==> build 43 <==
==> flow/design.v <==
`timescale 1ns / 1ps
module clk_div(
   input wire sys_clk,
   input wire sys_clk_rst,
   output wire gen_clk, 
   output wire ps_clk, 
   output wire fsk_clk, 
   output wire gen_en,
   output wire ps_en,
   output wire fsk_en
);
   parameter fsk_div=5;
   parameter ps_div=fsk_div*16;
   parameter gen_div=ps_div*16;
   reg [$clog2(fsk_div)-1:0] fsk_cnt;
   reg [$clog2(ps_div)-1:0] ps_cnt;
   reg [$clog2(gen_div)-1:0] gen_cnt;
   reg gen_clk_reg;
   reg ps_clk_reg;
   reg fsk_clk_reg;
   assign gen_clk=gen_clk_reg;
   assign ps_clk=ps_clk_reg;
   assign fsk_clk=fsk_clk_reg;
   assign gen_en=~(gen_cnt<gen_div-1) & ~gen_clk_reg;
   assign ps_en=~(ps_cnt<ps_div-1) & ~ps_clk_reg;
   assign fsk_en=~(fsk_cnt<fsk_div-1) & ~fsk_clk_reg;
   always@(posedge sys_clk or posedge sys_clk_rst) begin
     if(sys_clk_rst) begin
       gen_cnt<=32'd0;
       ps_cnt<=32'd0;
       fsk_cnt<=32'd0;
       gen_clk_reg<=1'b0;
       ps_clk_reg<=1'b0;
       fsk_clk_reg<=1'b0;
     end
     else begin
       if(gen_cnt<gen_div-1) begin
         gen_cnt<=gen_cnt+32'd1;
         gen_clk_reg<=gen_clk_reg;
       end
       else begin
         gen_cnt<=32'd0;
         gen_clk_reg<=~gen_clk_reg;
       end
       if(ps_cnt<ps_div-1) begin
         ps_cnt<=ps_cnt+32'd1;
         ps_clk_reg<=ps_clk_reg;
       end
       else begin
         ps_cnt<=32'd0;
         ps_clk_reg<=~ps_clk_reg;
       end
       if(fsk_cnt<fsk_div-1) begin
         fsk_cnt<=fsk_cnt+32'd1;
         fsk_clk_reg<=fsk_clk_reg;
       end
       else begin
         fsk_cnt<=32'd0;
         fsk_clk_reg<=~fsk_clk_reg;
       end
     end
   end
endmodule
`timescale 1ns / 1ps
module sig_gen(
  input wire clk,
  input wire rst,
  input wire en,
  output wire [7:0] data_out
);
  reg [7:0] data_out_reg;
  assign data_out=data_out_reg;
  always@(posedge clk or posedge rst) begin
   if(rst) begin
    data_out_reg<=8'd0;
   end
   else if(en) begin
    data_out_reg<=data_out_reg+8'd1;
   end
  end
endmodule
`timescale 1ns / 1ps
module hamming_encode(
    input wire [7:0] bitstream,
    input wire clk,
    input wire rst,
    input wire en,
    output wire [15:0] hammingcode
);    
    reg [2:0] check1;
    reg [2:0] check2;
    reg [15:0] hammingcode_reg;
    assign hammingcode=hammingcode_reg;
always @(*) begin
    check1[2] <= bitstream[7] ^ bitstream[6] ^ bitstream[5];
    check1[1] <= bitstream[7] ^ bitstream[6] ^ bitstream[4];
    check1[0] <= bitstream[7] ^ bitstream[5] ^ bitstream[4];
    check2[2] <= bitstream[3] ^ bitstream[2] ^ bitstream[1];
    check2[1] <= bitstream[3] ^ bitstream[2] ^ bitstream[0];
    check2[0] <= bitstream[3] ^ bitstream[1] ^ bitstream[0];
end
always @(posedge clk or posedge rst) begin
    if (rst) begin
        hammingcode_reg <= 16'd0;
    end
    else if (en) hammingcode_reg <= {2'b11,bitstream[7:4], check1[2:0], bitstream[3:0], check2[2:0]};
end
endmodule
`timescale 1ns / 1ps
module P2S(
   input wire clk, 
   input wire rst,
   input wire en,
   input wire [15:0] din,
   output reg dout,
   output reg sig_valid
    );
    reg [3:0] cnt;
    always@(posedge clk or posedge rst) begin
      if(rst) begin
        cnt <= 4'd0;
        dout <= 1'b0;
        sig_valid <= 1'b0;
      end
      else if(en) begin
      if(din[15:14]==2'b11) begin
        dout <= din[15-cnt];
        sig_valid<=1'b1;
        if(cnt<=14) cnt <= cnt + 4'd1;
        else cnt <= 4'd0;
       end 
       else sig_valid<=1'b0;
      end
    end
endmodule
`timescale 1ns / 1ps
module fsk_modulate (
    input wire clk,
    input wire rst,
    input wire en,
    input wire bit_in,
    input wire sig_valid,
    output wire wave_out
);
    reg [3:0] cnt;
    reg wave_h, wave_l;
    always @(posedge clk or posedge rst) begin
		if (rst) begin
			cnt <= 4'b0000;
			wave_h <= 0;
			wave_l <= 0;
		end
		else if (en) begin
		 if(sig_valid) begin
			if(cnt == 4'b0111) begin
				wave_h <= ~wave_h;
				wave_l <= ~wave_l;
				cnt <= 4'b0000;
			end
			else if(~(cnt%4)) begin
				wave_h <= ~wave_h;
			end
			cnt <= cnt + 1;
		 end
		 else cnt<=4'b0;
		end
    end
    assign wave_out = bit_in?wave_h:wave_l;
endmodule
`timescale 1ns / 1ps
module fsk_demodulate(
   input wire clk,
   input wire rst,
   input wire en,
   input wire in,
   output reg out
 );
    reg [4:0] zeronum;
    reg [4:0] clknum;
    reg last,outreg;
    always@(posedge clk or posedge rst)
    begin
		if (rst) begin
			last<=0;
			zeronum<=0;
			clknum<=5'b0;
			outreg<=0;
			out<=0;
		end
		else if (en) begin
			clknum<=clknum+1;
			if(in!=last)
			begin
				zeronum<=zeronum+1;
			end
			if(clknum == 3) 
			begin
				if(zeronum > 1)
				begin
					outreg<=1;
				end
				else
				begin
					outreg<=0;
				end
			end 
			if(clknum == 15)
			begin
				clknum<=0;
				zeronum<=0;
				out<=outreg;
			end
			last<=in;
		end
    end
endmodule
`timescale 1ns / 1ps
module S2P(
  input wire clk, 
  input wire rst,
  input wire en,
  input wire din,
  output reg [13:0] hammingcode
    );
    reg [1:0] current;
    reg [1:0] next;
    parameter IDLE = 2'b00;
    parameter START = 2'b01;
    parameter RECEIVE = 2'b11;
    reg [13:0] temp_reg;
    reg current_bit;
    reg [15:0] cnt;
    reg flag; 
    always@(posedge clk or posedge rst) begin
      if(rst) begin
       current <= IDLE;
      end
      else if(en) begin
       current <= next;
      end
    end
    always@(*) begin
     case(current)
      IDLE:
        if(current_bit) next<=START;
        else next<=IDLE;
      START:
        if(current_bit) next<=RECEIVE;
        else next<=IDLE; 
      RECEIVE:begin
        if(cnt<13) begin
         next <= RECEIVE; 
        end
        else begin
         next <= IDLE;
        end
      end
      default:next <= IDLE;
     endcase
    end
    always@(posedge clk or posedge rst) begin
     if(rst) begin
      current_bit <= 1'b0;
      temp_reg <= 14'b0;
      cnt <= 16'd0;
      flag <= 1'b0;
      hammingcode <= 14'b0;
     end
     else if(en) begin
      current_bit<=din;
      case(current)
        IDLE:begin
         flag<=1'b0;
         temp_reg<=14'b0;
        end
        START:begin
         flag<=1'b0;
         temp_reg<=14'b0;
        end
        RECEIVE:begin
         temp_reg[13-cnt]<=current_bit;
         cnt<=cnt+16'd1;
         flag<=1'b0;
         if(cnt==13) begin
          flag<=1'b1;
          cnt<=16'd0;
         end
        end
        default:begin
         flag<=1'b0;
         temp_reg<=14'b0;
        end
      endcase
      if(flag) begin
       hammingcode <= temp_reg;
      end
     end
    end
endmodule
`timescale 1ns / 1ps
module hamming_decode(
    input [13:0] code,
    input clk,
    input rst,
    input en,
    output reg [7:0] bitstream
    );
    reg [2:0] check1;
    reg [2:0] check2;
always @(*) begin
    check1[2] <= code[13] ^ code[12] ^ code[11] ^ code[9];
    check1[1] <= code[13] ^ code[12] ^ code[10] ^ code[8];
    check1[0] <= code[13] ^ code[11] ^ code[10] ^ code[7];
    check2[2] <= code[6] ^ code[5] ^ code[4] ^ code[2];
    check2[1] <= code[6] ^ code[5] ^ code[3] ^ code[1];
    check2[0] <= code[6] ^ code[4] ^ code[3] ^ code[0];
end
always @(posedge clk or posedge rst) begin
     if (rst) begin
       bitstream <= 4'd0;
     end
     else if (en) begin
        case(check1)
            3'b111: bitstream[7:4] <= {~code[13], code[12:10]};
            3'b110: bitstream[7:4] <= {code[13], ~code[12], code[11:10]};
            3'b101: bitstream[7:4] <= {code[13:12], ~code[11], code[10]};
            3'b011: bitstream[7:4] <= {code[13:11], ~code[10]};
            default: bitstream[7:4] <= code[13:10];
        endcase
        case(check2)
            3'b111: bitstream[3:0] <= {~code[6], code[5:3]};
            3'b110: bitstream[3:0] <= {code[6], ~code[5], code[4:3]};
            3'b101: bitstream[3:0] <= {code[6:5], ~code[4], code[3]};
            3'b011: bitstream[3:0] <= {code[6:4], ~code[3]};
            default: bitstream[3:0] <= code[6:3];
        endcase
     end
end
endmodule
`timescale 1ns / 1ps
module Tx_top(
  input wire sys_clk,
  input wire sys_clk_rst,
  input wire rst,
  output wire [7:0] data_out, 
  output wire [15:0] hammingcode,
  output wire fsk_out 
);
  wire gen_clk;
  wire ps_clk;
  wire fsk_clk;
  wire gen_en;
  wire ps_en;
  wire fsk_en;
  clk_div my_clk_div(
   .sys_clk(sys_clk),
   .sys_clk_rst(sys_clk_rst),
   .gen_clk(gen_clk),
   .ps_clk(ps_clk),
   .fsk_clk(fsk_clk),
   .gen_en(gen_en),
   .ps_en(ps_en),
   .fsk_en(fsk_en)
  );
  sig_gen my_sig_gen(
    .clk(sys_clk),
    .en(gen_en),
    .rst(rst),
    .data_out(data_out)
  );
  hamming_encode my_hamming_encode(
    .bitstream(data_out),
    .clk(sys_clk),
    .en(gen_en),
    .rst(rst),
    .hammingcode(hammingcode)
  );
  wire dout;
  wire sig_valid;
  P2S my_P2S(
    .clk(sys_clk),
    .en(ps_en),
    .rst(rst),
    .din(hammingcode),
    .dout(dout),
    .sig_valid(sig_valid)
  );
  fsk_modulate my_fsk_modulate(
    .clk(sys_clk),
    .en(fsk_en),
    .rst(rst),
    .bit_in(dout),
    .sig_valid(sig_valid),
    .wave_out(fsk_out)
  );
endmodule
`timescale 1ns / 1ps
module Rx_top(
  input wire sys_clk,
  input wire sys_clk_rst,
  input wire rst,
  input wire bit_in, 
  output wire [13:0] hammingcode,
  output wire [7:0] sig_out
);
  wire gen_clk;
  wire ps_clk;
  wire fsk_clk;
  wire gen_en;
  wire ps_en;
  wire fsk_en;
  clk_div my_clk_div(
   .sys_clk(sys_clk),
   .sys_clk_rst(sys_clk_rst),
   .gen_clk(gen_clk),
   .ps_clk(ps_clk),
   .fsk_clk(fsk_clk),
   .gen_en(gen_en),
   .ps_en(ps_en),
   .fsk_en(fsk_en)
  );
  wire de_fsk_out;
  fsk_demodulate my_fsk_demodulate(
    .clk(sys_clk),
    .en(fsk_en),
    .rst(rst),
    .in(bit_in),
    .out(de_fsk_out)
  );
  S2P my_S2P(
    .clk(sys_clk),
    .en(ps_en),
    .rst(rst),
    .din(de_fsk_out),
    .hammingcode(hammingcode)
  );
  hamming_decode my_hamming_decode(
    .code(hammingcode),
    .clk(sys_clk),
    .en(gen_en),
    .rst(rst),
    .bitstream(sig_out)
  );
endmodule
`timescale 1ns / 1ps
module comm_top(
  input wire sys_clk,
  input wire sys_clk_rst,
  input wire rst,
  input wire bit_in, 
  output wire bit_out, 
  output wire [7:0] data_trans, 
  output wire [7:0] data_recev 
);
  wire [15:0] en_hamming_code; 
  wire [13:0] de_hamming_code; 
Tx_top my_Tx_top(
  .sys_clk(sys_clk),
  .sys_clk_rst(sys_clk_rst),
  .rst(rst),
  .data_out(data_trans), 
  .hammingcode(en_hamming_code),
  .fsk_out(bit_out) 
);
Rx_top my_Rx_top(
  .sys_clk(sys_clk),
  .sys_clk_rst(sys_clk_rst),
  .rst(rst),
  .bit_in(bit_in), 
  .hammingcode(de_hamming_code),
  .sig_out(data_recev) 
);
endmodule
==> flow/run.sh <==
#!/bin/bash
# the make line also repeats each setting of config.mk as NAME=value (left out here)
make -C /OpenROAD-flow-scripts/flow DESIGN_CONFIG=/design/flow/config.mk WORK_HOME=/design/flow/orfs CLKGATE_MAP_FILE= finish
==> flow/config.mk <==
export PLATFORM = sky130hd
export DESIGN_NAME = comm_top
export DESIGN_NICKNAME = comm_top
export VERILOG_FILES = /design/flow/design.v
export SDC_FILE = /design/flow/constraint.sdc
export NUM_CORES = 4
export LEC_CHECK = 0
export CAP_MARGIN = 5
export CELL_PAD_IN_SITES_DETAIL_PLACEMENT = 1
export CORE_MARGIN = 2
export CORE_UTILIZATION = 26
export GPL_TIMING_DRIVEN = 1
export MAX_ROUTING_LAYER = met4
export MIN_ROUTING_LAYER = met1
export SETUP_SLACK_MARGIN = 0.42
export SLEW_MARGIN = 35
export TNS_END_PERCENT = 65
==> flow/constraint.sdc <==
create_clock -name core_clock -period 5.81 [get_ports {sys_clk}]
set_input_delay 1.1620 -clock core_clock [delete_from_list [all_inputs] [get_ports {sys_clk}]]
set_output_delay 1.1620 -clock core_clock [all_outputs]
set_load 0.01 [all_outputs]
==> inputs of build 66, as changes to build 43 <==
Settings changed: ABC_AREA set to 1, CAP_MARGIN 5 to 20, CELL_PAD_IN_SITES_DETAIL_PLACEMENT 1 to not set, CORE_UTILIZATION 26 to 70, CTS_CLUSTER_DIAMETER set to 384, CTS_CLUSTER_SIZE set to 19, GPL_TIMING_DRIVEN 1 to not set, MAX_ROUTING_LAYER met4 to not set, MIN_ROUTING_LAYER met1 to not set, SETUP_SLACK_MARGIN 0.42 to not set, SLEW_MARGIN 35 to 20, TNS_END_PERCENT 65 to not set.
==> flow/constraint.sdc (replaced) <==
create_clock -name core_clock -period 2.33 [get_ports {sys_clk}]
set_input_delay 0.4660 -clock core_clock [delete_from_list [all_inputs] [get_ports {sys_clk}]]
set_output_delay 0.4660 -clock core_clock [all_outputs]
set_load 0.01 [all_outputs]
==> inputs of trial 40, as changes to build 43 <==
Settings changed: CAP_MARGIN 5 to 20, CELL_PAD_IN_SITES_DETAIL_PLACEMENT 1 to not set, CORE_UTILIZATION 26 to 40, GPL_TIMING_DRIVEN 1 to not set, MAX_ROUTING_LAYER met4 to not set, MIN_ROUTING_LAYER met1 to not set, SETUP_SLACK_MARGIN 0.42 to not set, SLEW_MARGIN 35 to 20, TNS_END_PERCENT 65 to not set.
==> flow/constraint.sdc (replaced) <==
create_clock -name core_clock -period 4.2 [get_ports {sys_clk}]
set_input_delay 0.8400 -clock core_clock [delete_from_list [all_inputs] [get_ports {sys_clk}]]
set_output_delay 0.8400 -clock core_clock [all_outputs]
set_load 0.01 [all_outputs]
==> qor.yml <==
insertion_delay_ns: 0.44
gp_congestion: 0.896
ys_sh_aoi: 0.0928
final.setup.worst_slack_ns: -0.807
max_stage_delay_ns: 0.46
setup_violations: 16
violations: "negative setup slack"
swShare: 0.225
slowest_stage: "dfrtp_2"
grt_setup_unrepaired: "yes"
nFillCells: 527
status: "complete, but fails checks"
die_w_um: 113
comb_area_frac: 0.399
grt_use_total: 0.337
final_area_mm2: 0.0104
the above is filed under build 66

==> qor.yml <==
status: "no timing/DRC/antenna violations"
grt_use_total: 0.144
final.setup.worst_slack_ns: 0.371
final_area_mm2: 0.00905
gp_congestion: 0.809
swShare: 0.216
max_stage_delay_ns: 0.56
insertion_delay_ns: 0.42
grt_setup_unrepaired: "no"
comb_area_frac: 0.437
the above is filed under trial 40

==> qor.yml <==
status: "no timing/DRC/antenna violations"
final_area_mm2: 0.00922
nFillCells: 3455
setup_violations: 0
insertion_delay_ns: 0.44
gp_congestion: 0.779
ys_sh_aoi: 0.0930
grt_setup_unrepaired: "no"
the above is filed under build 43

